[config.mk]
export PLATFORM = sky130hd
export DESIGN_NAME = ks_add
export DESIGN_NICKNAME = ks_add
export VERILOG_FILES = /design/flow/design.v
export SDC_FILE = /design/flow/constraint.sdc
export NUM_CORES = 4
export LEC_CHECK = 0
export CAP_MARGIN = 20
export CORE_MARGIN = 2
export CORE_UTILIZATION = 71
export PLACE_DENSITY = 0.65
export SETUP_SLACK_MARGIN = -0.03
export SLEW_MARGIN = 20
[constraint.sdc]
create_clock -name core_clock -period 0.424 [get_ports {clk}]
set_input_delay 0.0848 -clock core_clock [delete_from_list [all_inputs] [get_ports {clk}]]
set_output_delay 0.0848 -clock core_clock [all_outputs]
set_load 0.01 [all_outputs]
[run.sh]
#!/bin/bash
# the make line also repeats each setting of config.mk as NAME=value (left out here)
make -C /OpenROAD-flow-scripts/flow DESIGN_CONFIG=/design/flow/config.mk WORK_HOME=/design/flow/orfs CLKGATE_MAP_FILE= finish
[design.v]
module pg_0 (
    input logic a,
    input logic b,
    output logic p,
    output logic g
);
assign p = a ^ b;
assign g = a & b;
endmodule
module pg_1plus (
    input logic pi_cur,
    input logic gi_cur,
    input logic pi_prev,
    input logic gi_prev,
    output logic pout,
    output logic gout
);
assign pout = pi_cur & pi_prev;
assign gout = gi_cur | (pi_cur & gi_prev);
endmodule
module ks_add #(
    parameter N = 64
)
(
    input  logic         clk,
    input  logic         rstn_,
    input  logic         en,
    input  logic [N-1:0] a,
    input  logic [N-1:0] b,
    output logic [N-1:0] out
);
    localparam int stages = $clog2(N) + 1;
    function automatic integer log2_arr(input integer x);
        integer k;
        begin
            log2_arr = 0;
            for (k = 1; k < 31; k = k + 1)
                if (x >= (1 << k)) log2_arr = k;
        end
    endfunction
    genvar i;
    generate
        for (i = 0; i < stages; i++) begin : gen_pg
            logic [(N-(2**(i-1)))-1:0] g_reg_array;
            logic [(N-(2**(i-1)))-1:0] p_reg_array;
            logic [(N-(2**(i-1)))-1:0] p_out_array;
            logic [(N-(2**(i-1)))-1:0] g_out_array;
        end
    endgenerate
    genvar j;
    generate
        for (j = 0; j < stages; j++) begin : reg_assign
            always_ff @( posedge clk ) begin
                if ( !rstn_ ) begin
                    gen_pg[j].g_reg_array <= 0;
                    gen_pg[j].p_reg_array <= 0;
                end
                else if ( en ) begin
                    gen_pg[j].g_reg_array <= gen_pg[j].g_out_array;
                    gen_pg[j].p_reg_array <= gen_pg[j].p_out_array;
                end
                else begin
                    gen_pg[j].g_reg_array <= gen_pg[j].g_reg_array;
                    gen_pg[j].p_reg_array <= gen_pg[j].p_reg_array;
                end
            end
        end
    endgenerate
    genvar step;
    generate 
        for (i = 0; i < N; i++) begin
            pg_0 step0(a[i], b[i], gen_pg[0].p_out_array[i], gen_pg[0].g_out_array[i]);
        end
        for (step = 1; step <= stages; step++) begin
            for (i = 0; i < N-2**(step-1); i++) begin 
                if (step == 1) begin
                    pg_1plus stepn(gen_pg[0].p_reg_array[i+1],  
                                 gen_pg[0].g_reg_array[i+1], 
                                 gen_pg[0].p_reg_array[i], 
                                 gen_pg[0].g_reg_array[i], 
                                 gen_pg[step].p_out_array[i], 
                                 gen_pg[step].g_out_array[i]);
                end
                if (step > 1) begin
                    if (i==0) begin
                        pg_1plus stepn(gen_pg[step-1].p_reg_array[i+2**(step-2)],  
                                 gen_pg[step-1].g_reg_array[i+2**(step-2)], 
                                 gen_pg[0].p_reg_array[0], 
                                 gen_pg[0].g_reg_array[0], 
                                 gen_pg[step].p_out_array[0], 
                                 gen_pg[step].g_out_array[0]);
                    end
                    else if (i < 2**(step-2)) begin 
                        pg_1plus stepn(gen_pg[step-1].p_reg_array[i+2**(step-2)],                                         
                                 gen_pg[step-1].g_reg_array[i+2**(step-2)],                                            
                                 gen_pg[log2_arr(i)+1].p_reg_array[i-2**(log2_arr(i))], 
                                 gen_pg[log2_arr(i)+1].g_reg_array[i-2**(log2_arr(i))],
                                 gen_pg[step].p_out_array[i], 
                                 gen_pg[step].g_out_array[i]);
                    end
                    else begin  
                        pg_1plus stepn(gen_pg[step-1].p_reg_array[i+2**(step-2)],  
                                 gen_pg[step-1].g_reg_array[i+2**(step-2)], 
                                 gen_pg[step-1].p_reg_array[i-2**(step-2)], 
                                 gen_pg[step-1].g_reg_array[i-2**(step-2)], 
                                 gen_pg[step].p_out_array[i], 
                                 gen_pg[step].g_out_array[i]);
                    end
                end
            end
        end
    endgenerate
    generate
        for (i = 0; i < N; i++) begin
            if ( i==0 ) begin
                assign out[0] = gen_pg[0].p_reg_array[0];
            end
            else if ( i==1 ) begin
                assign out[1] = gen_pg[0].p_reg_array[1] ^ gen_pg[0].g_reg_array[0];
            end
            else if (i <= N/2) begin  
                assign out[i] = (gen_pg[0].p_reg_array[i]) ^ (gen_pg[log2_arr(i-1)+1].g_reg_array[(i-1)-2**log2_arr(i-1)]); 
            end
            else begin
                assign out[i] = gen_pg[0].p_reg_array[i] ^ gen_pg[stages-1].g_reg_array[(i-1)-(N/2)]; 
            end
        end
    endgenerate
endmodule
==> metrics.cfg, run 1 <==
[synth]
post-synth-top-area-fraction=0.495
synth-edff-count=0
avgSynthCellArea_sq_um=9.37
synthXorXnorAreaFrac=0.0196
synth_cells=2999
synth_cell_type_count=17
ys_seq_share=0.495
ff_type=dfxtp_1
ys.warnings.count=1
synth.mux.area_fraction=0.0449
synthAoiAreaFrac=0.236
top_cells_by_area=dfxtp_1, a21oi_1, a21boi_1
synth.cellmix.simpleShare=0.130
synth-cells-yosys=2999
ys_async_sr_fraction=0
synth.cell_area_sq_mm=0.0281
top_logic_kind=AND-OR/OR-AND gates
yosys.area_share.adder=0.0285
post_synth_most_frequent_cells=dfxtp_1, a21oi_1, o21ai_0
post-synth-top-count-cell=dfxtp_1
synth.yosys.chip_area_sq_mm=0.0281
synth_top_cell_by_area=dfxtp_1
numSynthFlops=695
syn-num-nets=3194

[floorplan]
ioPinCount=195
placementRows=72
floorplan.die_area_sq_mm=0.0412
fp_util=0.723
die_height_um=203
chipWidth_um=203
area_of_the_core_sq_mm=0.0388

[place]
dp_hpwl_mm=60.4
port_buffers=194
detailed_place.area_sq_mm=0.0323
routabilityCongestion=0.926

[run_status]
stage_reached=4_1_cts
outcome=aborted with a tool error
stop_error=[ERROR DPL-0038] Utilization greater than 100%, impossible to legalize

through the flow:
stage | setup slack, ns | instances
floorplan | -0.495 | 2999
global placement | -1.02 | 3805
detailed placement | -1.05 | 3805
==> run 2: changes to the inputs <==
Settings changed: CORE_UTILIZATION 71 to 40, PLACE_DENSITY 0.65 to not set, SETUP_SLACK_MARGIN -0.03 to not set.
Clock period 0.424 ns to 1.32 ns, I/O delays scaled along.
==> metrics.cfg, run 2 <==
[routing]
routed_via_density=5.25
dr_total_vias=22600
drt.antenna.violating_nets=0
routedWlPerCell_um=18.9
route.antenna.diode_count=0
routed_wirelength_mm=81.0
route.detailed.drc=0
first_pass_iters=7
drtIter0Drc=1574

[final_timing]
finClkSkew_ns=0.0162
worst-slew-pin-transition_ns=0.412
timing.slew.headroom=0.725
timing_hold_violations_final=0
final_max_slew_viol_count=0
setup_viol=63
setup_ws_ns=-0.304
setup_repair_after_global_routing_missed_its_margin=yes
min_period_ns=1.62
maxClockFrequency_mhz=616
final_cycle_share=1.23

[synth]
syn-num-nets=3194
synth-cells-yosys=2999
synth.cellmix.simpleShare=0.130
ys.warnings.count=1
top_cells_by_area=dfxtp_1, a21oi_1, a21boi_1
post_synth_most_frequent_cells=dfxtp_1, a21oi_1, o21ai_0
ys_seq_share=0.495
synth-edff-count=0
ys_async_sr_fraction=0
post-synth-top-count-cell=dfxtp_1
avgSynthCellArea_sq_um=9.37
synth.cell_area_sq_mm=0.0281
synth_cells=2999
synth_top_cell_by_area=dfxtp_1
top_logic_kind=AND-OR/OR-AND gates
yosys.area_share.adder=0.0285
post-synth-top-area-fraction=0.495
synthAoiAreaFrac=0.236
synth_cell_type_count=17
numSynthFlops=695
ff_type=dfxtp_1
synth.mux.area_fraction=0.0449
synth.yosys.chip_area_sq_mm=0.0281
synthXorXnorAreaFrac=0.0196

[final_layout]
ff_latch_area_sq_mm=0.0141
multi_input_comb_area_sq_mm=0.0130
fillers=6455
finalInstanceArea_sq_mm=0.0347
areaGrowthSynthToFinish_pct=23.7
final_net_count=3491

[place]
dp_hpwl_mm=59.4
detailed_place.area_sq_mm=0.0322
routabilityCongestion=0.890
port_buffers=194

[worst_setup_path]
worst-r2r-setup-slack_ns=0.09
critical_path_arrival_ns=1.36
timing.critical_path.required_ns=1.06
worst_r2r_endpoint=gen_pg[5].g_reg_array[9]
setup.worst_path.class=reg -> out
reg2reg_depth=4
regToRegStartpoint=gen_pg[4].g_reg_array[1]
slowest_stage=dfxtp_4
setup.worst_path.start_class=register
timing.critical_path.fanout_max=2
worstSetupEndpointType=output pin
critical_path.n_buffers_inverters=1
crit_path_cell_trace=xor2_2 -> buf_2
worst-path-stages=2
path_delay_family=flip-flops
slowest_delay_ns=0.37
startpoint=gen_pg[0].p_reg_array[46]
critical_path.endpoint=out[46]

[clock_network]
tritoncts=built
ctsRootBufferMaster=clkbuf_16
number_of_clock_sinks=695
clock_path_buffers=3
clock.latency.late_pin_ns=0.62
clock_tree.htree_level_count=3
cts_buffers=76
clkSlewWorstSetupHoldPaths_ns=0.06

[pwr]
sw_pwr_mw=12.0
pwr-share-clk=0.434
top_power_group=sequential cells
power_attributed_to_sequential_cells_mw=22.7
combinationalPowerShare=0.099
internal_power_mw=36.6
finalPower_mw=48.6
cell_pwr_density_mw_per_mm2=1400
p_leak_nw=13.1
flop_pwr_share=0.467
powerComb_mw=4.82
peak_supply_drop_mv=0.878
swShare=0.247
clk-power_mw=21.1

[run_status]
checkFailReasons=setup timing
outcome=finished with violations

[grt]
grt_pass1_wl_mm=124
grt_antenna_before_repair=3
number_of_global_route_vias_before_repair=21800
grt-ovfl-total=0
grt_start_max_net_pins=72
track_usage=0.220

[hold_path]
timing.hold.worst_path_depth=3
hold_path.startpoint=en
timing.hold.worst_endpoint=gen_pg[0].g_reg_array[26]
hp-class=in -> reg

[run]
max-cap-violations=0
stage_log_warnings=28

[floorplan]
placementRows=97
area_of_the_core_sq_mm=0.0698
floorplan.die_area_sq_mm=0.0724
die_height_um=269
chipWidth_um=269
ioPinCount=195
fp_util=0.402

## run 2: metrics by stage
stage | hold slack [ns] | TNS [ns] | std cells | setup WS (ns) | util
3_5_place_dp | 0.456 | -2.67 | 4150 | -0.209 | 0.461
5_1_grt | 0.0374 | -16.71 | 4296 | -0.327 | 0.498
2_1_floorplan | 0.445 | 0 | 2999 | 0.170 | -
6_report | 0.0576 | -12.89 | 4296 | -0.304 | 0.498
4_1_cts | 0.0298 | -15.54 | 4292 | -0.328 | 0.496
3_3_place_gp | 0.452 | -2.69 | 4150 | -0.214 | 0.461
## run 2: layout make-up
| class | instances | share of cell area |
|---|---|---|
| flip-flops and latches | 695 | 0.406 |
| multi-input cells | 2085 | 0.374 |
| repair buffers | 438 | 0.115 |
| clock inverters | 26 | 0.00623 |
| clock buffers | 112 | 0.0650 |
| well taps | 940 | 0.0338 |
## run 2: per-layer routing
metal	routed length, um	vias up	track usage
met5	0	-	0
met4	2940	0	0.0841
met3	3760	130	0.0392
met2	37200	478	0.358
met1	37100	10800	0.292
li1	-	11200	-
## run 2: what timing repair did
| action | in CTS | in global routing |
|---|---|---|
| setup buffers | 3 | 3 |
| gates cloned | 0 | 1 |
| pin swaps | 38 | 21 |
| hold buffers | 1 | 0 |
| endpoints found under the setup margin | 64 | 66 |
| gates resized | 387 | 19 |
| hold endpoints to repair | 5 | 0 |
==> run 3: changes to the inputs <==
Settings changed: CORE_UTILIZATION 40 to 20.
Clock period 1.32 ns to 2.26 ns, I/O delays scaled along.
==> metrics.cfg, run 3 <==
[worst_setup_path]
slowest_stage=clkdlybuf4s50_1
worst-path-stages=2
critical_path_arrival_ns=1.72
timing.critical_path.required_ns=1.81
setup.worst_path.start_class=register
worstSetupEndpointType=output pin
worst-r2r-setup-slack_ns=0.98
path_delay_family=buffers and inverters
timing.critical_path.fanout_max=5
startpoint=gen_pg[0].p_reg_array[33]
critical_path.n_buffers_inverters=1
setup.worst_path.class=reg -> out
slowest_delay_ns=0.55
worst_r2r_endpoint=gen_pg[6].g_reg_array[15]
crit_path_cell_trace=xor2_1 -> clkdlybuf4s50_1
critical_path.endpoint=out[33]
reg2reg_depth=3
regToRegStartpoint=gen_pg[4].g_reg_array[7]

[grt]
grt_start_max_net_pins=131
grt-ovfl-total=0
number_of_global_route_vias_before_repair=21100
track_usage=0.120
grt_pass1_wl_mm=132
grt_antenna_before_repair=1

[final_timing]
worst-slew-pin-transition_ns=0.589
setup_repair_after_global_routing_missed_its_margin=no
hold_slack_ns=0.145
setup_ws_ns=0.0923
min_period_ns=2.17
timing_hold_violations_final=0
final_cycle_share=0.959
final_max_slew_viol_count=0
timing.slew.headroom=0.607
timing.setup.tns_ns=0
maxClockFrequency_mhz=461
finClkSkew_ns=0.0481
setup_viol=0

[pwr]
powerComb_mw=2.58
cell_pwr_density_mw_per_mm2=826
pwr-share-clk=0.451
flop_pwr_share=0.460
finalPower_mw=29.1
p_leak_nw=12.6
top_power_group=sequential cells
power_attributed_to_sequential_cells_mw=13.4
sw_pwr_mw=7.47
combinationalPowerShare=0.089
swShare=0.257
peak_supply_drop_mv=0.513
clk-power_mw=13.1
internal_power_mw=21.6

[synth]
ys_seq_share=0.495
top_cells_by_area=dfxtp_1, a21oi_1, a21boi_1
ff_type=dfxtp_1
synth_top_cell_by_area=dfxtp_1
numSynthFlops=695
synth_cells=2999
synth_cell_type_count=17
synthXorXnorAreaFrac=0.0196
synthAoiAreaFrac=0.236
synth.mux.area_fraction=0.0449
ys.warnings.count=1
post-synth-top-area-fraction=0.495
synth.cell_area_sq_mm=0.0281
synth-edff-count=0
synth.cellmix.simpleShare=0.130
ys_async_sr_fraction=0
top_logic_kind=AND-OR/OR-AND gates
synth-cells-yosys=2999
post_synth_most_frequent_cells=dfxtp_1, a21oi_1, o21ai_0
synth.yosys.chip_area_sq_mm=0.0281
yosys.area_share.adder=0.0285
syn-num-nets=3194
avgSynthCellArea_sq_um=9.37
post-synth-top-count-cell=dfxtp_1

[routing]
route.detailed.drc=0
drtIter0Drc=1510
first_pass_iters=5
drt.antenna.violating_nets=0
dr_total_vias=22200
routed_wirelength_mm=88.2
routed_via_density=4.34
routedWlPerCell_um=17.3

[hold_path]
hp-class=in -> reg
timing.hold.worst_path_depth=3
hold_path.startpoint=rstn_
timing.hold.worst_endpoint=gen_pg[2].g_reg_array[29]

[run]
max-cap-violations=0
stage_log_warnings=35

[clock_network]
clock_path_buffers=3
number_of_clock_sinks=695
cts_hold_buffers=0
cts_buffers=77
clkSlewWorstSetupHoldPaths_ns=0.06
tritoncts=built
ctsRootBufferMaster=clkbuf_16
clock.latency.late_pin_ns=0.68
clock_tree.htree_level_count=3

[floorplan]
chipWidth_um=379
fp_util=0.202
die_height_um=379
area_of_the_core_sq_mm=0.139
floorplan.die_area_sq_mm=0.143
placementRows=137
ioPinCount=195

[final_layout]
final_core_utilization=0.252
final_net_count=3364
areaGrowthSynthToFinish_pct=25.2

[run_status]
outcome=complete, no violations

[place]
dp_hpwl_mm=65.0
routabilityCongestion=0.827
port_buffers=194
placement.setup.worst_slack_ns=0.242

-- run 3: stage by stage --
step,instances,cell area [sq um]
after global placement,4965,32300
final,5109,35200
after CTS,5108,35200
after global routing,5108,35200
after detailed placement,4965,32300
after floorplan,2999,28100
-- run 3: per-layer routing --
| layer | vias up | GRT usage | share of wire |
|---|---|---|---|
| li1 | 11000 | - | - |
| met1 | 10600 | 0.160 | 0.46 |
| met2 | 523 | 0.198 | 0.46 |
| met3 | 107 | 0.0197 | 0.052 |
| met4 | 0 | 0.0366 | 0.028 |
| met5 | - | 0 | 0 |
-- run 3: layout make-up --
type / count / area [sq um]
multi-input combinational: 2085 / 13000
fill: 15000 / 104000
timing repair buffer: 310 / 3090
clock inverter: 25 / 398
sequential: 695 / 14000
tap: 1876 / 2350
antenna: 1 / 2.50
clock buffer: 117 / 2290
-- run 3: what timing repair did --
action                                  in CTS  in global routing
endpoints found under the setup margin      62                  3
pin swaps                                    4                  0
setup buffers                                1                  0
resized                                    153                  3
gates cloned                                 0                  0
==> run 4: changes to the inputs <==
Settings changed: CORE_UTILIZATION 20 to 70, SETUP_SLACK_MARGIN set to 0.15.
Clock period 2.26 ns to 0.568 ns, I/O delays scaled along.
==> metrics.cfg, run 4 <==
[synth]
synth-cells-yosys=2999
synth.yosys.chip_area_sq_mm=0.0281
post-synth-top-count-cell=dfxtp_1
synth.mux.area_fraction=0.0449
ff_type=dfxtp_1
synth_cells=2999
synth.cell_area_sq_mm=0.0281
ys_seq_share=0.495
avgSynthCellArea_sq_um=9.37
numSynthFlops=695
post-synth-top-area-fraction=0.495
synthAoiAreaFrac=0.236
top_logic_kind=AND-OR/OR-AND gates
synth_top_cell_by_area=dfxtp_1
top_cells_by_area=dfxtp_1, a21oi_1, a21boi_1
ys_async_sr_fraction=0
yosys.area_share.adder=0.0285
synth_cell_type_count=17
synth.cellmix.simpleShare=0.130
synthXorXnorAreaFrac=0.0196
synth-edff-count=0
post_synth_most_frequent_cells=dfxtp_1, a21oi_1, o21ai_0
syn-num-nets=3194
ys.warnings.count=1

[place]
dpl.cell_count=3821
routabilityCongestion=0.937
dp_hpwl_mm=60.0
detailed_place.area_sq_mm=0.0323
port_buffers=194

[clock_network]
number_of_clock_sinks=695
ctsRootBufferMaster=clkbuf_16
clock_path_buffers=3
cts_buffers=69
clock_tree.htree_level_count=3

[floorplan]
placementRows=73
die_height_um=204
fp_util=0.709
ioPinCount=195
area_of_the_core_sq_mm=0.0396
chipWidth_um=204
floorplan.die_area_sq_mm=0.0417

[run_status]
stop_error=[ERROR DPL-0038] Utilization greater than 100%, impossible to legalize
outcome=aborted with a tool error
stage_reached=5_1_grt

-- run 4: what timing repair did --
item,4_1_cts
buffers inserted,14
endpoints found under the hold margin,13
gates resized,979
pin swaps,211
endpoints found under the setup margin,759
gates cloned,0
-- run 4: stage by stage --
stage,setup TNS (ns),power (mW),worst slack (ns)
after floorplan,-249.86,59.1,-0.380
after detailed placement,-400.94,65.5,-0.941
after global placement,-380.36,65.0,-0.952
after CTS,-183.85,111,-0.929
==> run 5: changes to the inputs <==
Settings changed: CORE_UTILIZATION 70 to 72, CTS_CLUSTER_SIZE set to 31, HOLD_SLACK_MARGIN set to -0.1, PLACE_DENSITY_LB_ADDON set to 0.28, SETUP_SLACK_MARGIN 0.15 to not set.
Clock period 0.568 ns to 1.56 ns, I/O delays scaled along.
==> metrics.cfg, run 5 <==
[run_status]
outcome=finished with violations
checkFailReasons=setup timing

[worst_setup_path]
worst-path-stages=2
startpoint=gen_pg[0].p_reg_array[50]
worst_r2r_endpoint=gen_pg[5].g_reg_array[6]
worstSetupEndpointType=output pin
critical_path_arrival_ns=1.38
setup.worst_path.start_class=register
reg2reg_depth=3
timing.critical_path.required_ns=1.25
regToRegStartpoint=gen_pg[3].g_reg_array[2]
critical_path.endpoint=out[50]
slowest_delay_ns=0.39
critical_path.n_buffers_inverters=1
timing.critical_path.fanout_max=2
path_delay_family=flip-flops
worst-r2r-setup-slack_ns=0.14
setup.worst_path.class=reg -> out
crit_path_cell_trace=xor2_2 -> buf_2
slowest_stage=dfxtp_2

[final_layout]
finalInstanceArea_sq_mm=0.0339
final_core_utilization=0.878
final_net_count=3467
areaGrowthSynthToFinish_pct=20.5
non_filler_cells_in_the_finished_layout=3837

[run]
max-cap-violations=0
stage_log_warnings=28

[synth]
synth_top_cell_by_area=dfxtp_1
ys_seq_share=0.495
synth.cell_area_sq_mm=0.0281
synth-cells-yosys=2999
ys.warnings.count=1
synth-edff-count=0
ys_async_sr_fraction=0
post-synth-top-area-fraction=0.495
synth.cellmix.simpleShare=0.130
synth.mux.area_fraction=0.0449
post_synth_most_frequent_cells=dfxtp_1, a21oi_1, o21ai_0
top_cells_by_area=dfxtp_1, a21oi_1, a21boi_1
synthAoiAreaFrac=0.236
post-synth-top-count-cell=dfxtp_1
top_logic_kind=AND-OR/OR-AND gates
synth.yosys.chip_area_sq_mm=0.0281
yosys.area_share.adder=0.0285
ff_type=dfxtp_1
numSynthFlops=695
synth_cell_type_count=17
synth_cells=2999
syn-num-nets=3194
synthXorXnorAreaFrac=0.0196
avgSynthCellArea_sq_um=9.37

[final_timing]
worst-slew-pin-transition_ns=0.599
timing.slew.headroom=0.601
timing.setup.tns_ns=-1.93
setup_repair_after_global_routing_missed_its_margin=yes
finClkSkew_ns=0.0206
min_period_ns=1.69
final_max_slew_viol_count=0
setup_viol=46
final_cycle_share=1.09
maxClockFrequency_mhz=590
setup_ws_ns=-0.135
hold_slack_ns=0.0287
timing_hold_violations_final=0

[place]
dp_hpwl_mm=59.5
port_buffers=194
dpl.cell_count=3694
detailed_place.area_sq_mm=0.0314
routabilityCongestion=0.966
placement.setup.worst_slack_ns=-0.155

[routing]
drt.antenna.violating_nets=0
routedWlPerCell_um=23.7
dr_total_vias=25000
routed_wirelength_mm=90.8
first_pass_iters=8
drtIter0Drc=3241
route.detailed.drc=0
routed_via_density=6.52

[pwr]
top_power_group=sequential cells
flop_pwr_share=0.477
finalPower_mw=40.3
peak_supply_drop_mv=1.04
combinationalPowerShare=0.107
pwr-share-clk=0.416
internal_power_mw=30.3
swShare=0.250
p_leak_nw=12.9
powerComb_mw=4.30
clk-power_mw=16.8
sw_pwr_mw=10.1
cell_pwr_density_mw_per_mm2=1190
power_attributed_to_sequential_cells_mw=19.3

[grt]
grt-ovfl-total=0
grt_antenna_before_repair=4
track_usage=0.433
grt_pass1_wl_mm=138
number_of_global_route_vias_before_repair=24700
grt_start_max_net_pins=76

[floorplan]
die_height_um=202
ioPinCount=195
floorplan.die_area_sq_mm=0.0406
chipWidth_um=202
fp_util=0.728
placementRows=72
area_of_the_core_sq_mm=0.0386

[clock_network]
clock_tree.htree_level_count=3
clock_path_buffers=3
clkSlewWorstSetupHoldPaths_ns=0.07
tritoncts=built
clock.latency.late_pin_ns=0.60
number_of_clock_sinks=695
cts_buffers=68
ctsRootBufferMaster=clkbuf_16

[hold_path]
timing.hold.worst_endpoint=gen_pg[1].g_reg_array[21]
hp-class=in -> reg
timing.hold.worst_path_depth=3
hold_path.startpoint=rstn_

==> run 5: cell type report <==
cell class | count | area (sq um)
sequential | 695 | 14100
multi-input combinational | 2085 | 13000
fill | 1918 | 4700
timing repair buffer | 422 | 3790
clock buffer | 98 | 2050
tap | 518 | 648
clock inverter | 18 | 198
antenna | 1 | 2.50
==> run 5: timing repair <==
item	in CTS	in global routing
pin swaps	35	31
setup buffers	18	8
setup endpoints to repair	64	60
resized	393	24
hold buffers	0	0
==> run 5: layer usage <==
| metal | vias to the layer above | routed length [um] | GRT usage |
|---|---|---|---|
| li1 | 11100 | - | - |
| met1 | 12100 | 33900 | 0.531 |
| met2 | 1442 | 41800 | 0.693 |
| met3 | 356 | 9540 | 0.121 |
| met4 | 6 | 5430 | 0.239 |
| met5 | - | 48 | 0 |
==> run 6: changes to the inputs <==
Settings changed: CORE_UTILIZATION 72 to 61, CTS_CLUSTER_SIZE 31 to 98, HOLD_SLACK_MARGIN -0.1 to not set, PLACE_DENSITY_LB_ADDON 0.28 to not set.
Clock period 1.56 ns to 1.55 ns, I/O delays scaled along.
==> metrics.cfg, run 6 <==
[synth]
synth.cell_area_sq_mm=0.0281
numSynthFlops=695
ys_seq_share=0.495
top_cells_by_area=dfxtp_1, a21oi_1, a21boi_1
synth_top_cell_by_area=dfxtp_1
post_synth_most_frequent_cells=dfxtp_1, a21oi_1, o21ai_0
post-synth-top-area-fraction=0.495
ff_type=dfxtp_1
synth-cells-yosys=2999
syn-num-nets=3194
post-synth-top-count-cell=dfxtp_1
synthXorXnorAreaFrac=0.0196
ys.warnings.count=1
synthAoiAreaFrac=0.236
synth.cellmix.simpleShare=0.130
synth.mux.area_fraction=0.0449
top_logic_kind=AND-OR/OR-AND gates
ys_async_sr_fraction=0
synth-edff-count=0
yosys.area_share.adder=0.0285
synth_cells=2999
avgSynthCellArea_sq_um=9.37
synth_cell_type_count=17
synth.yosys.chip_area_sq_mm=0.0281

[routing]
routed_via_density=5.94
route.detailed.drc=0
dr_total_vias=23300
drtIter0Drc=2247
first_pass_iters=5
routed_wirelength_mm=81.7
routedWlPerCell_um=20.8
drt.antenna.violating_nets=0

[final_timing]
final_cycle_share=1.08
timing.slew.headroom=0.599
maxClockFrequency_mhz=596
worst-slew-pin-transition_ns=0.601
setup_viol=35
timing_hold_violations_final=0
finClkSkew_ns=0.0168
final_max_slew_viol_count=0
min_period_ns=1.68
setup_repair_after_global_routing_missed_its_margin=yes
setup_ws_ns=-0.129

[final_layout]
final_net_count=3474
areaGrowthSynthToFinish_pct=20.9
final_core_utilization=0.748
non_filler_cells_in_the_finished_layout=3928

[worst_setup_path]
crit_path_cell_trace=xor2_1 -> buf_2
worst-r2r-setup-slack_ns=0.23
slowest_stage=dfxtp_4
worstSetupEndpointType=output pin
critical_path.n_buffers_inverters=1
timing.critical_path.fanout_max=3
worst_r2r_endpoint=gen_pg[6].g_reg_array[0]
critical_path.endpoint=out[27]
timing.critical_path.required_ns=1.24
critical_path_arrival_ns=1.37
regToRegStartpoint=gen_pg[0].g_reg_array[0]
slowest_delay_ns=0.45
startpoint=gen_pg[5].g_reg_array[10]
reg2reg_depth=3
setup.worst_path.start_class=register
path_delay_family=flip-flops
worst-path-stages=2
setup.worst_path.class=reg -> out

[grt]
track_usage=0.339
number_of_global_route_vias_before_repair=22200
grt-ovfl-total=0
grt_antenna_before_repair=6
grt_start_max_net_pins=118
grt_pass1_wl_mm=125

[pwr]
sw_pwr_mw=9.71
clk-power_mw=16.2
pwr-share-clk=0.409
cell_pwr_density_mw_per_mm2=1170
top_power_group=sequential cells
peak_supply_drop_mv=1.07
p_leak_nw=12.8
combinationalPowerShare=0.104
swShare=0.244
flop_pwr_share=0.487
power_attributed_to_sequential_cells_mw=19.4
powerComb_mw=4.14
finalPower_mw=39.7
internal_power_mw=30.0

[floorplan]
chipWidth_um=219
placementRows=78
fp_util=0.619
area_of_the_core_sq_mm=0.0454
floorplan.die_area_sq_mm=0.0478
die_height_um=219
ioPinCount=195

[clock_network]
clock.latency.late_pin_ns=0.60
tritoncts=built
clock_path_buffers=3
ctsRootBufferMaster=clkbuf_16
cts_buffers=71
number_of_clock_sinks=695
clock_tree.htree_level_count=3
clkSlewWorstSetupHoldPaths_ns=0.06
cts_hold_buffers=0

[hold_path]
timing.hold.worst_path_depth=3
hp-class=in -> reg
timing.hold.worst_endpoint=gen_pg[4].g_reg_array[4]
hold_path.startpoint=rstn_

[run_status]
outcome=finished with violations
checkFailReasons=setup timing

[place]
routabilityCongestion=0.911
dp_hpwl_mm=59.3
port_buffers=194
dpl.cell_count=3803

[run]
max-cap-violations=0
stage_log_warnings=33

-- run 6: layout make-up --
| cell class | count | area, sq um |
|---|---|---|
| multi-input cells | 2085 | 13100 |
| repair buffers | 426 | 3850 |
| diodes | 3 | 7.51 |
| clock buffers | 111 | 2130 |
| flip-flops and latches | 695 | 14100 |
| fillers | 3360 | 11400 |
| well taps | 600 | 751 |
| clock inverters | 8 | 42.5 |
-- run 6: metrics by stage --
stage	instance area [sq um]	TNS [ns]	hold slack, ns	setup WS [ns]
floorplan	28100	0	0.445	0.354
global placement	31700	-1.08	0.452	-0.189
detailed placement	31700	-0.985	0.460	-0.148
CTS	33800	-3.10	0.0317	-0.142
global route	33900	-3.57	0.0493	-0.184
finish	33900	-1.55	0.0566	-0.129
-- run 6: metal layers --
layer / vias to the layer above / share of wire / GRT usage
li1: 11200 / - / -
met1: 11200 / 0.46 / 0.483
met2: 818 / 0.44 / 0.507
met3: 134 / 0.079 / 0.0746
met4: 2 / 0.027 / 0.114
met5: - / 0.00016 / 0
-- run 6: what timing repair did --
action,CTS,global route
setup endpoints to repair,64,63
pin swaps,36,25
gates resized,390,24
setup buffers,1,2
endpoints found under the hold margin,0,0
==> run 7: changes to the inputs <==
Settings changed: CORE_UTILIZATION 61 to 59, CTS_CLUSTER_SIZE 98 to not set, SETUP_SLACK_MARGIN set to 0.2.
Clock period 1.55 ns to 1.07 ns, I/O delays scaled along.
==> metrics.cfg, run 7 <==
[pwr]
swShare=0.247
clk-power_mw=25.4
flop_pwr_share=0.466
cell_pwr_density_mw_per_mm2=1670
internal_power_mw=45.5
powerComb_mw=6.76
power_attributed_to_sequential_cells_mw=28.1
p_leak_nw=13.6
top_power_group=sequential cells
pwr-share-clk=0.422
sw_pwr_mw=14.9
combinationalPowerShare=0.112
finalPower_mw=60.3
peak_supply_drop_mv=1.21

[synth]
synthAoiAreaFrac=0.236
synth.yosys.chip_area_sq_mm=0.0281
post-synth-top-area-fraction=0.495
numSynthFlops=695
synth.cell_area_sq_mm=0.0281
synth_top_cell_by_area=dfxtp_1
synth_cells=2999
synth.cellmix.simpleShare=0.130
top_cells_by_area=dfxtp_1, a21oi_1, a21boi_1
synthXorXnorAreaFrac=0.0196
yosys.area_share.adder=0.0285
top_logic_kind=AND-OR/OR-AND gates
ys_seq_share=0.495
ys.warnings.count=1
synth_cell_type_count=17
post_synth_most_frequent_cells=dfxtp_1, a21oi_1, o21ai_0
syn-num-nets=3194
ys_async_sr_fraction=0
post-synth-top-count-cell=dfxtp_1
synth.mux.area_fraction=0.0449
avgSynthCellArea_sq_um=9.37
synth-edff-count=0
synth-cells-yosys=2999
ff_type=dfxtp_1

[run]
stage_log_warnings=31
max-cap-violations=0

[routing]
routed_wirelength_mm=83.4
first_pass_iters=6
drtIter0Drc=2465
route.detailed.drc=0
drt.antenna.violating_nets=0
routed_via_density=5.85
dr_total_vias=23600
routedWlPerCell_um=20.7

[worst_setup_path]
critical_path.n_buffers_inverters=1
worst-r2r-setup-slack_ns=-0.07
worst_r2r_endpoint=gen_pg[6].g_reg_array[9]
timing.critical_path.fanout_max=2
worst-path-stages=2
timing.critical_path.required_ns=0.86
reg2reg_depth=6
crit_path_cell_trace=xor2_2 -> buf_2
worstSetupEndpointType=output pin
setup.worst_path.class=reg -> out
path_delay_family=flip-flops
regToRegStartpoint=gen_pg[4].g_reg_array[1]
slowest_delay_ns=0.45
startpoint=gen_pg[5].g_reg_array[14]
setup.worst_path.start_class=register
slowest_stage=dfxtp_4
critical_path_arrival_ns=1.39
critical_path.endpoint=out[31]

[floorplan]
floorplan.die_area_sq_mm=0.0494
area_of_the_core_sq_mm=0.0468
ioPinCount=195
placementRows=79
die_height_um=222
fp_util=0.601
chipWidth_um=222

[final_timing]
finClkSkew_ns=0.0175
worst-slew-pin-transition_ns=0.394
setup_repair_after_global_routing_missed_its_margin=yes
final_max_slew_viol_count=0
maxClockFrequency_mhz=624
timing.slew.headroom=0.735
setup_ws_ns=-0.533
timing_hold_violations_final=0
hold_slack_ns=0.104
setup_viol=75
min_period_ns=1.60
final_cycle_share=1.50

[clock_network]
clkSlewWorstSetupHoldPaths_ns=0.06
clock.latency.late_pin_ns=0.61
tritoncts=built
clock_path_buffers=3
clock_tree.htree_level_count=3
number_of_clock_sinks=695
cts_buffers=73
ctsRootBufferMaster=clkbuf_16

[run_status]
outcome=finished with violations
checkFailReasons=setup timing

[grt]
grt_antenna_before_repair=4
number_of_global_route_vias_before_repair=22400
grt_start_max_net_pins=66
grt-ovfl-total=0
track_usage=0.327
grt_pass1_wl_mm=127

[final_layout]
final_core_utilization=0.775
fillers=3255
areaGrowthSynthToFinish_pct=28.9
non_filler_cells_in_the_finished_layout=4039
final_net_count=3571

[place]
port_buffers=194
routabilityCongestion=0.905
dpl.cell_count=3883
dp_hpwl_mm=60.2
placement.setup.worst_slack_ns=-0.552

[hold_path]
timing.hold.worst_path_depth=3
hold_path.startpoint=en
timing.hold.worst_endpoint=gen_pg[0].p_reg_array[16]
hp-class=in -> reg

run 7: timing repair:
item / CTS / global route
pin swaps: 84 / 83
endpoints found under the hold margin: 4 / 0
resized: 595 / 169
endpoints found under the setup margin: 142 / 182
hold buffers: 1 / 0
setup buffers: 6 / 18
run 7: layout make-up:
cell class / instances / area, sq um / share of cell area
Multi-Input combinational cell: 2085 / 14000 / 0.386
Antenna cell: 1 / 2.50 / 0.0000691
Clock buffer: 112 / 2220 / 0.0613
Tap cell: 607 / 759 / 0.0210
Timing Repair Buffer: 521 / 4900 / 0.135
Clock inverter: 18 / 193 / 0.00532
Sequential cell: 695 / 14200 / 0.391
run 7: routing by layer:
| metal | up-vias | wire [um] | track usage |
|---|---|---|---|
| li1 | 11400 | - | - |
| met1 | 11400 | 38400 | 0.473 |
| met2 | 749 | 36300 | 0.485 |
| met3 | 135 | 6370 | 0.0709 |
| met4 | 2 | 2230 | 0.105 |
| met5 | - | 13 | 0 |
run 7: through the flow:
step                      TNS (ns)  area (sq um)
after floorplan                  0         28100
after global placement     -121.90         32200
after detailed placement   -135.18         32200
after CTS                   -28.53         35400
after global routing        -29.39         36200
final                       -26.96         36200
==> run 8: changes to the inputs <==
Settings changed: CORE_UTILIZATION 59 to 72, HOLD_SLACK_MARGIN set to -0.09, MAX_ROUTING_LAYER set to met4, PLACE_DENSITY set to 0.64, SETUP_SLACK_MARGIN 0.2 to 0.38.
Clock period 1.07 ns to 1.42 ns, I/O delays scaled along.
==> metrics.cfg, run 8 <==
[run_status]
outcome=finished with violations
checkFailReasons=setup timing

[final_layout]
ff_latch_area_sq_mm=0.0141
fillers=1765
multi_input_comb_area_sq_mm=0.0134
finalInstanceArea_sq_mm=0.0342
non_filler_cells_in_the_finished_layout=3849
final_net_count=3479
final_core_utilization=0.888
areaGrowthSynthToFinish_pct=21.9

[worst_setup_path]
slowest_stage=dfxtp_4
worst-path-stages=2
worst_r2r_endpoint=gen_pg[3].g_reg_array[0]
setup.worst_path.start_class=register
critical_path.n_buffers_inverters=1
startpoint=gen_pg[5].g_reg_array[14]
worstSetupEndpointType=output pin
timing.critical_path.fanout_max=2
crit_path_cell_trace=xor2_2 -> buf_2
critical_path.endpoint=out[31]
timing.critical_path.required_ns=1.14
setup.worst_path.class=reg -> out
regToRegStartpoint=gen_pg[3].g_reg_array[0]
path_delay_family=flip-flops
worst-r2r-setup-slack_ns=0.19
reg2reg_depth=3
slowest_delay_ns=0.44
critical_path_arrival_ns=1.43

[clock_network]
tritoncts=built
clkSlewWorstSetupHoldPaths_ns=0.06
cts_hold_buffers=0
ctsRootBufferMaster=clkbuf_16
clock_tree.htree_level_count=3
number_of_clock_sinks=695
clock_path_buffers=3
clock.latency.late_pin_ns=0.60
cts_buffers=69

[pwr]
sw_pwr_mw=11.3
combinationalPowerShare=0.113
swShare=0.256
internal_power_mw=32.7
cell_pwr_density_mw_per_mm2=1280
power_attributed_to_sequential_cells_mw=21.2
top_power_group=sequential cells
peak_supply_drop_mv=1.13
clk-power_mw=17.8
p_leak_nw=12.9
pwr-share-clk=0.405
flop_pwr_share=0.483
powerComb_mw=4.95

[routing]
dr_total_vias=25600
drtIter0Drc=4023
route.detailed.drc=0
routed_via_density=6.66
routed_wirelength_mm=95.5
drt.antenna.violating_nets=0
routedWlPerCell_um=24.8
first_pass_iters=7

[floorplan]
fp_util=0.728
chipWidth_um=202
placementRows=72
floorplan.die_area_sq_mm=0.0406
ioPinCount=195
die_height_um=202
area_of_the_core_sq_mm=0.0386

[final_timing]
maxClockFrequency_mhz=583
final_max_slew_viol_count=0
worst-slew-pin-transition_ns=0.541
setup_repair_after_global_routing_missed_its_margin=yes
finClkSkew_ns=0.0295
setup_viol=63
final_cycle_share=1.21
timing.slew.headroom=0.636
min_period_ns=1.72
setup_ws_ns=-0.295
hold_slack_ns=0.209
timing_hold_violations_final=0

[synth]
synth.cell_area_sq_mm=0.0281
syn-num-nets=3194
ys_seq_share=0.495
post-synth-top-area-fraction=0.495
synth_cells=2999
top_cells_by_area=dfxtp_1, a21oi_1, a21boi_1
post-synth-top-count-cell=dfxtp_1
synth-cells-yosys=2999
ff_type=dfxtp_1
ys_async_sr_fraction=0
ys.warnings.count=1
synth_top_cell_by_area=dfxtp_1
synth.yosys.chip_area_sq_mm=0.0281
synth-edff-count=0
synth.cellmix.simpleShare=0.130
yosys.area_share.adder=0.0285
synthAoiAreaFrac=0.236
post_synth_most_frequent_cells=dfxtp_1, a21oi_1, o21ai_0
numSynthFlops=695
synth_cell_type_count=17
synth.mux.area_fraction=0.0449
synthXorXnorAreaFrac=0.0196
avgSynthCellArea_sq_um=9.37
top_logic_kind=AND-OR/OR-AND gates

[grt]
track_usage=0.459
grt_start_max_net_pins=74
grt_pass1_wl_mm=141
number_of_global_route_vias_before_repair=24700
grt-ovfl-total=0
grt_antenna_before_repair=1

[hold_path]
timing.hold.worst_endpoint=gen_pg[1].g_reg_array[15]
hold_path.startpoint=rstn_
timing.hold.worst_path_depth=4
hp-class=in -> reg

[place]
port_buffers=194
detailed_place.area_sq_mm=0.0316
dp_hpwl_mm=58.7
routabilityCongestion=0.955
dpl.cell_count=3721

[run]
max-cap-violations=0
stage_log_warnings=31

[run 8: routing by layer]
layer	share of wire	vias to the layer above	routed length [um]	global-route usage
li1	-	11200	-	-
met3	0.12	403	11300	0.107
met2	0.46	1876	43900	0.718
met1	0.37	12200	35600	0.579
met4	0.049	0	4650	0.179
met5	0	-	0	-
[run 8: layout make-up]
| cell class | instances | share of cell area |
|---|---|---|
| clock buffers | 103 | 0.0583 |
| multi-input cells | 2085 | 0.390 |
| well taps | 518 | 0.0189 |
| repair buffers | 433 | 0.116 |
| clock inverters | 14 | 0.00369 |
| flip-flops and latches | 695 | 0.413 |
| diodes | 1 | 0.0000731 |
[run 8: metrics by stage]
stage	power [mW]	TNS (ns)	worst slack, ns
5_1_grt	44.9	-10.19	-0.273
6_report	43.9	-8.62	-0.295
3_5_place_dp	26.1	-2.49	-0.295
4_1_cts	43.2	-8.75	-0.233
2_1_floorplan	23.7	0	0.302
3_3_place_gp	25.9	-2.18	-0.280
[run 8: repair_timing]
item,in CTS,in global routing
gates resized,424,85
setup buffers,8,2
setup endpoints to repair,102,92
pin swaps,41,30
==> run 9: changes to the inputs <==
Settings changed: CELL_PAD_IN_SITES_DETAIL_PLACEMENT set to 1, CORE_ASPECT_RATIO set to 1.48, CORE_MARGIN 2 to 9, CORE_UTILIZATION 72 to 51, GPL_ROUTABILITY_DRIVEN set to 0, GPL_TIMING_DRIVEN set to 1, HOLD_SLACK_MARGIN -0.09 to not set, MAX_ROUTING_LAYER met4 to not set, PLACE_DENSITY 0.64 to not set, PLACE_DENSITY_LB_ADDON set to 0.2, SETUP_SLACK_MARGIN 0.38 to not set.
Clock period 1.42 ns to 2.26 ns, I/O delays scaled along.
==> metrics.cfg, run 9 <==
[final_timing]
finClkSkew_ns=0.0290
final_cycle_share=0.982
maxClockFrequency_mhz=451
hold_slack_ns=0.227
timing_hold_violations_final=0
worst-slew-pin-transition_ns=0.734
min_period_ns=2.22
setup_repair_after_global_routing_missed_its_margin=no
timing.setup.tns_ns=0
final_max_slew_viol_count=0
setup_ws_ns=0.0411
timing.slew.headroom=0.511
setup_viol=0

[grt]
grt_antenna_before_repair=2
number_of_global_route_vias_before_repair=25300
grt-ovfl-total=0
grt_pass1_wl_mm=144
track_usage=0.284
grt_start_max_net_pins=122

[place]
detailed_place.area_sq_mm=0.0307
placement.setup.worst_slack_ns=0.450
dpl.cell_count=3759
port_buffers=194
dp_hpwl_mm=63.3

[clock_network]
clkSlewWorstSetupHoldPaths_ns=0.07
clock.latency.late_pin_ns=0.63
cts_buffers=67
ctsRootBufferMaster=clkbuf_16
number_of_clock_sinks=695
clock_path_buffers=3
tritoncts=built
post-cts-setup-buffer-count=0
clock_tree.htree_level_count=3

[pwr]
peak_supply_drop_mv=0.681
power_attributed_to_sequential_cells_mw=13.4
internal_power_mw=20.4
top_power_group=sequential cells
pwr-share-clk=0.417
p_leak_nw=12.3
clk-power_mw=11.4
combinationalPowerShare=0.094
powerComb_mw=2.57
flop_pwr_share=0.489
swShare=0.255
sw_pwr_mw=6.97
cell_pwr_density_mw_per_mm2=830
finalPower_mw=27.3

[synth]
ys_seq_share=0.495
ff_type=dfxtp_1
syn-num-nets=3194
ys.warnings.count=1
synth_top_cell_by_area=dfxtp_1
synth.yosys.chip_area_sq_mm=0.0281
yosys.area_share.adder=0.0285
top_cells_by_area=dfxtp_1, a21oi_1, a21boi_1
synth.mux.area_fraction=0.0449
synth_cells=2999
synthXorXnorAreaFrac=0.0196
post-synth-top-count-cell=dfxtp_1
synth.cell_area_sq_mm=0.0281
top_logic_kind=AND-OR/OR-AND gates
synth.cellmix.simpleShare=0.130
synthAoiAreaFrac=0.236
post_synth_most_frequent_cells=dfxtp_1, a21oi_1, o21ai_0
ys_async_sr_fraction=0
post-synth-top-area-fraction=0.495
avgSynthCellArea_sq_um=9.37
synth_cell_type_count=17
numSynthFlops=695
synth-cells-yosys=2999
synth-edff-count=0

[routing]
first_pass_iters=6
dr_total_vias=23300
route.antenna.diode_count=0
route.detailed.drc=0
routed_wirelength_mm=92.3
routed_via_density=6.00
drt.antenna.violating_nets=0
routedWlPerCell_um=23.8
drtIter0Drc=1516

[worst_setup_path]
slowest_stage=clkdlybuf4s50_1
critical_path.n_buffers_inverters=1
critical_path_arrival_ns=1.77
setup.worst_path.class=reg -> out
worst_r2r_endpoint=gen_pg[6].g_reg_array[1]
worst-r2r-setup-slack_ns=0.96
setup.worst_path.start_class=register
regToRegStartpoint=gen_pg[1].g_reg_array[0]
timing.critical_path.required_ns=1.81
worstSetupEndpointType=output pin
path_delay_family=buffers and inverters
reg2reg_depth=3
slowest_delay_ns=0.57
critical_path.endpoint=out[28]
timing.critical_path.fanout_max=3
worst-path-stages=2
startpoint=gen_pg[5].g_reg_array[11]
crit_path_cell_trace=xor2_1 -> clkdlybuf4s50_1

[floorplan]
placementRows=104
floorplan.die_area_sq_mm=0.0640
ioPinCount=195
area_of_the_core_sq_mm=0.0544
chipWidth_um=211
fp_util=0.516
die_height_um=303

[hold_path]
timing.hold.worst_endpoint=gen_pg[5].g_reg_array[7]
hold_path.startpoint=rstn_
timing.hold.worst_path_depth=3
hp-class=in -> reg

[final_layout]
areaGrowthSynthToFinish_pct=17.3
final_core_utilization=0.606
non_filler_cells_in_the_finished_layout=3880
finalInstanceArea_sq_mm=0.0330
final_net_count=3334

[run_status]
outcome=complete, no violations

[run]
stage_log_warnings=30
max-cap-violations=0

## run 9: final cells by class
cell class	instances	area, sq um
Fill cell	6074	21400
Sequential cell	695	14000
Multi-Input combinational cell	2085	12900
Timing Repair Buffer	290	2990
Clock buffer	95	1970
Tap cell	689	862
Clock inverter	26	231
## run 9: what timing repair did
action                     4_1_cts  5_1_grt
cloned                           0        0
setup endpoints to repair       59       18
resized                         89       21
hold buffers                     0        0
## run 9: routing by layer
layer,global-route usage,wire [um],vias to the layer above
met5,0,24,-
met4,0.208,6680,4
met3,0.0546,4560,296
met2,0.510,47000,641
met1,0.292,34000,11400
li1,-,-,10900
==> run 10: changes to the inputs <==
Settings changed: CAP_MARGIN 20 to 15, CELL_PAD_IN_SITES_DETAIL_PLACEMENT 1 to not set, CORE_ASPECT_RATIO 1.48 to not set, CORE_MARGIN 9 to 2, CORE_UTILIZATION 51 to 40, GPL_ROUTABILITY_DRIVEN 0 to not set, GPL_TIMING_DRIVEN 1 to not set, MIN_ROUTING_LAYER set to met2, PLACE_DENSITY set to 0.67, PLACE_DENSITY_LB_ADDON 0.2 to not set.
Clock period 2.26 ns to 2.0 ns, I/O delays scaled along.
==> metrics.cfg, run 10 <==
[run_status]
outcome=finished with violations
checkFailReasons=setup timing

[worst_setup_path]
timing.critical_path.required_ns=1.60
worst-path-stages=2
slowest_stage=dfxtp_2
path_delay_family=flip-flops
slowest_delay_ns=0.40
timing.critical_path.fanout_max=2
worst-r2r-setup-slack_ns=0.42
critical_path.endpoint=out[55]
reg2reg_depth=3
worstSetupEndpointType=output pin
worst_r2r_endpoint=gen_pg[6].g_reg_array[2]
critical_path.n_buffers_inverters=1
setup.worst_path.start_class=register
critical_path_arrival_ns=1.60
regToRegStartpoint=gen_pg[2].g_reg_array[0]
setup.worst_path.class=reg -> out
startpoint=gen_pg[0].p_reg_array[55]
crit_path_cell_trace=xor2_2 -> dlygate4sd2_1

[pwr]
clk-power_mw=15.0
power_attributed_to_sequential_cells_mw=15.1
cell_pwr_density_mw_per_mm2=968
swShare=0.256
powerComb_mw=2.92
top_power_group=sequential cells
pwr-share-clk=0.454
p_leak_nw=12.6
internal_power_mw=24.5
flop_pwr_share=0.458
combinationalPowerShare=0.088
peak_supply_drop_mv=0.592
sw_pwr_mw=8.44

[final_layout]
finalInstanceArea_sq_mm=0.0341
ff_latch_area_sq_mm=0.0140
final_net_count=3373
areaGrowthSynthToFinish_pct=21.3
fillers=6497
multi_input_comb_area_sq_mm=0.0130
final_core_utilization=0.488

[final_timing]
hold_slack_ns=0.0855
timing_hold_violations_final=0
final_cycle_share=1.00
min_period_ns=2.00
maxClockFrequency_mhz=500
timing.setup.tns_ns=-0.00200
final_max_slew_viol_count=0
setup_ws_ns=-0.00200
setup_viol=1
worst-slew-pin-transition_ns=1.06
finClkSkew_ns=0.0488
setup_repair_after_global_routing_missed_its_margin=no
timing.slew.headroom=0.295

[floorplan]
area_of_the_core_sq_mm=0.0698
floorplan.die_area_sq_mm=0.0724
chipWidth_um=269
ioPinCount=195
fp_util=0.402
die_height_um=269
placementRows=97

[grt]
number_of_global_route_vias_before_repair=31900
grt_antenna_before_repair=0
grt_start_max_net_pins=102
grt_pass1_wl_mm=120
grt-ovfl-total=0
track_usage=0.323

[synth]
post-synth-top-area-fraction=0.495
ff_type=dfxtp_1
post_synth_most_frequent_cells=dfxtp_1, a21oi_1, o21ai_0
synth.mux.area_fraction=0.0449
ys.warnings.count=1
synth.yosys.chip_area_sq_mm=0.0281
synth-edff-count=0
synthXorXnorAreaFrac=0.0196
ys_async_sr_fraction=0
ys_seq_share=0.495
top_logic_kind=AND-OR/OR-AND gates
post-synth-top-count-cell=dfxtp_1
synth_cells=2999
synth_cell_type_count=17
synth-cells-yosys=2999
numSynthFlops=695
synthAoiAreaFrac=0.236
yosys.area_share.adder=0.0285
avgSynthCellArea_sq_um=9.37
synth.cellmix.simpleShare=0.130
synth_top_cell_by_area=dfxtp_1
synth.cell_area_sq_mm=0.0281
top_cells_by_area=dfxtp_1, a21oi_1, a21boi_1
syn-num-nets=3194

[place]
placement.setup.worst_slack_ns=0.275
port_buffers=194
detailed_place.area_sq_mm=0.0313
dp_hpwl_mm=54.4
routabilityCongestion=0.891

[clock_network]
ctsRootBufferMaster=clkbuf_16
clock_path_buffers=3
number_of_clock_sinks=695
tritoncts=built
clock.latency.late_pin_ns=0.66
clock_tree.htree_level_count=3
clkSlewWorstSetupHoldPaths_ns=0.06
cts_buffers=75

[hold_path]
hp-class=in -> reg
timing.hold.worst_path_depth=3
hold_path.startpoint=rstn_
timing.hold.worst_endpoint=gen_pg[1].g_reg_array[20]

[routing]
routed_wirelength_mm=79.0
drt.antenna.violating_nets=0
dr_total_vias=30700
drtIter0Drc=5005
route.detailed.drc=0
routed_via_density=7.33
first_pass_iters=44
routedWlPerCell_um=18.9

[run]
stage_log_warnings=30
max-cap-violations=0

==> run 10: area by class of cell <==
type	count	area share
Timing Repair Buffer	321	0.0955
Sequential cell	695	0.412
Antenna cell	7	0.000514
Clock buffer	106	0.0635
Tap cell	940	0.0345
Clock inverter	33	0.0136
Multi-Input combinational cell	2085	0.381
==> run 10: repair_timing <==
action	4_1_cts	5_1_grt
setup endpoints to repair	63	13
hold buffers	0	0
gates resized	145	17
buffers inserted	0	0
pin swaps	1	0
gates cloned	0	0
==> run 10: layer usage <==
metal | wire length, um | vias to the layer above | GRT usage
li1 | - | 10900 | -
met4 | 7050 | 30 | 0.0728
met2 | 38600 | 8193 | 0.380
met5 | 1080 | - | 0.163
met1 | 0 | 10900 | -
met3 | 32300 | 729 | 0.423
==> run 10: per-stage QoR <==
step,total power [mW],cells
2_1_floorplan,16.8,2999
3_3_place_gp,18.2,4041
3_5_place_dp,18.2,4041
4_1_cts,32.7,4180
5_1_grt,33.9,4180
6_report,33.0,4187
==> run 11: changes to the inputs <==
Settings changed: ABC_AREA set to 1, CAP_MARGIN 15 to 30, CORE_ASPECT_RATIO set to 0.91, CORE_UTILIZATION 40 to 36, CTS_CLUSTER_DIAMETER set to 110, GPL_ROUTABILITY_DRIVEN set to 1, GPL_TIMING_DRIVEN set to 1, MAX_ROUTING_LAYER set to met4, MIN_ROUTING_LAYER met2 to not set, PLACE_DENSITY 0.67 to not set, PLACE_DENSITY_LB_ADDON set to 0.05, TNS_END_PERCENT set to 80.
==> metrics.cfg, run 11 <==
[synth]
synthAoiAreaFrac=0.157
ys.warnings.count=1
numSynthFlops=695
synth-edff-count=0
ys_async_sr_fraction=0
top_logic_kind=simple AND/OR/NAND/NOR gates
synth.cell_area_sq_mm=0.0286
synth_cell_type_count=19
synth_cells=3807
synthXorXnorAreaFrac=0.0190
avgSynthCellArea_sq_um=7.51
synth_top_cell_by_area=dfxtp_1
syn-num-nets=4002
ys_seq_share=0.487
ff_type=dfxtp_1
top_cells_by_area=dfxtp_1, nand2_1, a21oi_1
synth.cellmix.simpleShare=0.230
synth.mux.area_fraction=0
synth-cells-yosys=3807
post-synth-top-count-cell=nand2_1
synth.yosys.chip_area_sq_mm=0.0286
post_synth_most_frequent_cells=nand2_1, dfxtp_1, a21oi_1
yosys.area_share.adder=0.0280
post-synth-top-area-fraction=0.487

[floorplan]
area_of_the_core_sq_mm=0.0786
floorplan.die_area_sq_mm=0.0817
placementRows=98
fp_util=0.364
die_height_um=273
ioPinCount=195
chipWidth_um=299

[worst_setup_path]
critical_path_arrival_ns=1.56
worst-r2r-setup-slack_ns=0.31
startpoint=gen_pg[0].p_reg_array[53]
timing.critical_path.fanout_max=5
worst-path-stages=2
setup.worst_path.class=reg -> out
crit_path_cell_trace=xor2_1 -> dlygate4sd2_1
worstSetupEndpointType=output pin
critical_path.endpoint=out[53]
setup.worst_path.start_class=register
slowest_delay_ns=0.39
path_delay_family=flip-flops
slowest_stage=dfxtp_2
timing.critical_path.required_ns=1.60
regToRegStartpoint=gen_pg[5].g_reg_array[12]
worst_r2r_endpoint=gen_pg[5].g_reg_array[12]
critical_path.n_buffers_inverters=1
reg2reg_depth=3

[routing]
topRoutingLayerUsed=met4
met2RoutedLength_mm=39.5
routedWlPerCell_um=20.0
routed_wirelength_mm=102
first_pass_iters=5
wl_met1_mm=54.8
routed_via_density=5.06
drtIter0Drc=2177
dr_total_vias=25700
dr_wl_met3_mm=5.76
drt.antenna.violating_nets=0
route.detailed.drc=0

[pwr]
sw_pwr_mw=8.63
finalPower_mw=33.2
swShare=0.260
pwr-share-clk=0.443
top_power_group=sequential cells
p_leak_nw=13.7
peak_supply_drop_mv=0.559
combinationalPowerShare=0.099
powerComb_mw=3.29
flop_pwr_share=0.458
cell_pwr_density_mw_per_mm2=958
power_attributed_to_sequential_cells_mw=15.2
clk-power_mw=14.7
internal_power_mw=24.6

[final_timing]
finClkSkew_ns=0.0236
final_max_slew_viol_count=0
setup_repair_after_global_routing_missed_its_margin=no
setup_viol=0
min_period_ns=1.96
final_cycle_share=0.978
timing_hold_violations_final=0
setup_ws_ns=0.0448
maxClockFrequency_mhz=511
timing.slew.headroom=0.285
hold_slack_ns=0.231
worst-slew-pin-transition_ns=1.07

[clock_network]
cts_buffers=79
number_of_clock_sinks=695
clock.latency.late_pin_ns=0.63
ctsRootBufferMaster=clkbuf_16
clock_tree.htree_level_count=3
clock_path_buffers=3
tritoncts=built
cts_hold_buffers=0
clkSlewWorstSetupHoldPaths_ns=0.06

[grt]
number_of_global_route_vias_before_repair=23800
track_usage=0.252
grt_antenna_before_repair=8
grt_pass1_wl_mm=153
grt_start_max_net_pins=111
grt-ovfl-total=0

[place]
port_buffers=194
placement.setup.worst_slack_ns=-0.334
routabilityCongestion=0.866
dp_hpwl_mm=74.0

[hold_path]
hp-class=in -> reg
timing.hold.worst_endpoint=gen_pg[3].p_reg_array[33]
timing.hold.worst_path_depth=3
hold_path.startpoint=en

[final_layout]
final_net_count=4159
areaGrowthSynthToFinish_pct=21.3

[run]
stage_log_warnings=30
max-cap-violations=0

[run_status]
outcome=complete, no violations

run 11: area by class of cell:
class,instances,area (sq um)
fillers,8097,43900
flip-flops and latches,695,14000
multi-input cells,2649,12500
repair buffers,323,3350
clock buffers,129,2410
well taps,1050,1310
inverters,216,835
clock inverters,17,199
diodes,1,2.50
run 11: per-stage QoR:
stage / TNS [ns] / util / cell area (sq um) / std cells
2_1_floorplan: 0 / - / 28600 / 3807
3_5_place_dp: -0.966 / 0.406 / 31900 / 4933
4_1_cts: -0.173 / 0.441 / 34600 / 5079
5_1_grt: 0 / 0.441 / 34700 / 5079
6_report: 0 / 0.441 / 34700 / 5080
3_3_place_gp: -1.43 / 0.406 / 31900 / 4933
run 11: per-layer routing:
layer  up-vias  GRT usage
li1      12800          -
met1     12100      0.406
met2       671      0.327
met3        97     0.0330
met4         0     0.0463
met5         -          -
run 11: repair_timing:
action                                  CTS  global route
endpoints found under the setup margin   63             9
pin swaps                                 1             0
resized                                 174            10
cloned                                    0             0
buffers inserted                          0             0
==> run 12: changes to the inputs <==
Settings changed: ABC_AREA 1 to not set, CAP_MARGIN 30 to 20, CORE_ASPECT_RATIO 0.91 to not set, CORE_UTILIZATION 36 to 72, CTS_CLUSTER_DIAMETER 110 to not set, GPL_ROUTABILITY_DRIVEN 1 to not set, GPL_TIMING_DRIVEN 1 to not set, HOLD_SLACK_MARGIN set to -0.09, PLACE_DENSITY_LB_ADDON 0.05 to not set, SETUP_SLACK_MARGIN set to 0.35, TNS_END_PERCENT 80 to 60.
Clock period 2.0 ns to 1.22 ns, I/O delays scaled along.
==> metrics.cfg, run 12 <==
[run_status]
outcome=aborted with a tool error
stage_reached=5_1_grt

[synth]
ys_seq_share=0.495
synth_cell_type_count=17
numSynthFlops=695
synth.cell_area_sq_mm=0.0281
synth.cellmix.simpleShare=0.130
synth_cells=2999
synthAoiAreaFrac=0.236
top_cells_by_area=dfxtp_1, a21oi_1, a21boi_1
synth-edff-count=0
synth_top_cell_by_area=dfxtp_1
syn-num-nets=3194
post-synth-top-area-fraction=0.495
avgSynthCellArea_sq_um=9.37
ys_async_sr_fraction=0
post_synth_most_frequent_cells=dfxtp_1, a21oi_1, o21ai_0
yosys.area_share.adder=0.0285
synth.mux.area_fraction=0.0449
synthXorXnorAreaFrac=0.0196
synth.yosys.chip_area_sq_mm=0.0281
ys.warnings.count=1
ff_type=dfxtp_1
synth-cells-yosys=2999
top_logic_kind=AND-OR/OR-AND gates
post-synth-top-count-cell=dfxtp_1

[place]
port_buffers=194
dpl.cell_count=3751
dp_hpwl_mm=60.7
detailed_place.area_sq_mm=0.0318
routabilityCongestion=0.974

[floorplan]
ioPinCount=195
floorplan.die_area_sq_mm=0.0406
area_of_the_core_sq_mm=0.0386
chipWidth_um=202
die_height_um=202
fp_util=0.728
placementRows=72

[clock_network]
cts_buffers=69
clock_tree.htree_level_count=3
clock_path_buffers=3
ctsRootBufferMaster=clkbuf_16
cts_hold_buffers=0
number_of_clock_sinks=695

## run 12: stage by stage
stage / hold slack [ns] / setup slack (ns) / total power, mW / utilization
after CTS: -0.0296 / -0.424 / 51.5 / 0.911
after global placement: 0.452 / -0.434 / 30.2 / 0.826
after detailed placement: 0.460 / -0.422 / 30.5 / 0.826
after floorplan: 0.433 / 0.142 / 27.6 / -
## run 12: what timing repair did
action	in CTS
gates resized	644
pin swaps	102
setup endpoints to repair	170
setup buffers	12
==> run 13: changes to the inputs <==
Settings changed: ABC_AREA set to 1, CORE_ASPECT_RATIO set to 0.82, CORE_UTILIZATION 72 to 23, HOLD_SLACK_MARGIN -0.09 to 0.03, MAX_ROUTING_LAYER met4 to not set, PLACE_DENSITY_LB_ADDON set to 0.15, SETUP_SLACK_MARGIN 0.35 to not set, TNS_END_PERCENT 60 to 90.
Clock period 1.22 ns to 2.94 ns, I/O delays scaled along.
==> metrics.cfg, run 13 <==
[routing]
routedWlPerCell_um=19.0
first_pass_iters=5
route.detailed.drc=0
drt.antenna.violating_nets=0
dr_total_vias=25400
drtIter0Drc=2173
routed_via_density=4.49
routed_wirelength_mm=107

[synth]
synth-cells-yosys=3807
synth.mux.area_fraction=0
syn-num-nets=4002
ys.warnings.count=1
synth_cells=3807
ys_async_sr_fraction=0
top_logic_kind=simple AND/OR/NAND/NOR gates
synthXorXnorAreaFrac=0.0190
synth_top_cell_by_area=dfxtp_1
yosys.area_share.adder=0.0280
synth-edff-count=0
synth.cellmix.simpleShare=0.230
synthAoiAreaFrac=0.157
post-synth-top-count-cell=nand2_1
synth_cell_type_count=19
ys_seq_share=0.487
synth.yosys.chip_area_sq_mm=0.0286
post_synth_most_frequent_cells=nand2_1, dfxtp_1, a21oi_1
post-synth-top-area-fraction=0.487
avgSynthCellArea_sq_um=7.51
numSynthFlops=695
ff_type=dfxtp_1
top_cells_by_area=dfxtp_1, nand2_1, a21oi_1
synth.cell_area_sq_mm=0.0286

[pwr]
flop_pwr_share=0.455
peak_supply_drop_mv=0.395
pwr-share-clk=0.449
clk-power_mw=10.2
p_leak_nw=13.2
swShare=0.266
combinationalPowerShare=0.096
internal_power_mw=16.7
power_attributed_to_sequential_cells_mw=10.4
powerComb_mw=2.19
sw_pwr_mw=6.07
cell_pwr_density_mw_per_mm2=655
top_power_group=sequential cells

[clock_network]
cts_hold_buffers=0
post-cts-setup-buffer-count=0
tritoncts=built
cts_resized=0
clock.latency.late_pin_ns=0.65
ctsRootBufferMaster=clkbuf_16
number_of_clock_sinks=695
clock_tree.htree_level_count=3
cts_buffers=84
clkSlewWorstSetupHoldPaths_ns=0.06
clock_path_buffers=3

[worst_setup_path]
critical_path.n_buffers_inverters=1
crit_path_cell_trace=xor2_1 -> clkdlybuf4s50_1
worst_r2r_endpoint=gen_pg[6].g_reg_array[3]
critical_path_arrival_ns=2.16
worst-r2r-setup-slack_ns=1.28
timing.critical_path.required_ns=2.35
critical_path.endpoint=out[35]
startpoint=gen_pg[0].p_reg_array[35]
path_delay_family=buffers and inverters
slowest_stage=clkdlybuf4s50_1
worst-path-stages=2
setup.worst_path.start_class=register
setup.worst_path.class=reg -> out
regToRegStartpoint=gen_pg[6].g_reg_array[3]
slowest_delay_ns=0.63
timing.critical_path.fanout_max=5
worstSetupEndpointType=output pin
reg2reg_depth=2

[final_timing]
final_max_slew_viol_count=0
timing.slew.headroom=0.354
setup_repair_after_global_routing_missed_its_margin=no
final_cycle_share=0.934
worst-slew-pin-transition_ns=0.958
min_period_ns=2.75
timing_hold_violations_final=0
maxClockFrequency_mhz=364
finClkSkew_ns=0.0345
setup_viol=0
timing.setup.tns_ns=0
hold_slack_ns=0.327

[run]
stage_log_warnings=32
max-cap-violations=0

[place]
dpl.cell_count=5494
detailed_place.area_sq_mm=0.0321
port_buffers=194
dp_hpwl_mm=76.7
routabilityCongestion=0.775

[grt]
number_of_global_route_vias_before_repair=24100
grt_start_max_net_pins=101
grt_antenna_before_repair=4
track_usage=0.166
grt-ovfl-total=0
grt_pass1_wl_mm=160

[final_layout]
ff_latch_area_sq_mm=0.0139
multi_input_comb_area_sq_mm=0.0124
final_net_count=4109
fillers=13700
areaGrowthSynthToFinish_pct=21.8
finalInstanceArea_sq_mm=0.0348
non_filler_cells_in_the_finished_layout=5646

[hold_path]
hold_path.startpoint=rstn_
timing.hold.worst_endpoint=gen_pg[0].g_reg_array[32]
hp-class=in -> reg
timing.hold.worst_path_depth=3

[floorplan]
placementRows=117
floorplan.die_area_sq_mm=0.127
ioPinCount=195
die_height_um=323
area_of_the_core_sq_mm=0.124
chipWidth_um=393
fp_util=0.231

[run_status]
outcome=complete, no violations

run 13: stage by stage:
stage,utilization,total power [mW],worst slack [ns]
detailed placement,0.260,12.8,0.242
global route,0.281,23.8,0.145
floorplan,-,11.6,1.45
CTS,0.281,23.1,0.0804
global placement,0.260,12.8,0.150
finish,0.281,22.8,0.195
run 13: cell type report:
| cell class | instances | share of cell area |
|---|---|---|
| inverter | 216 | 0.0240 |
| sequential | 695 | 0.400 |
| tap | 1666 | 0.0599 |
| clock inverter | 21 | 0.00492 |
| antenna | 3 | 0.000216 |
| multi-input combinational | 2649 | 0.357 |
| timing repair buffer | 268 | 0.0824 |
| clock buffer | 128 | 0.0724 |
run 13: layer usage:
metal | track usage | part of all wire
met5 | 0 | 0
met4 | 0.0402 | 0.017
met3 | 0.0188 | 0.037
met2 | 0.235 | 0.41
met1 | 0.263 | 0.53
No activity file was given, so power comes from the tool's default toggle rates.
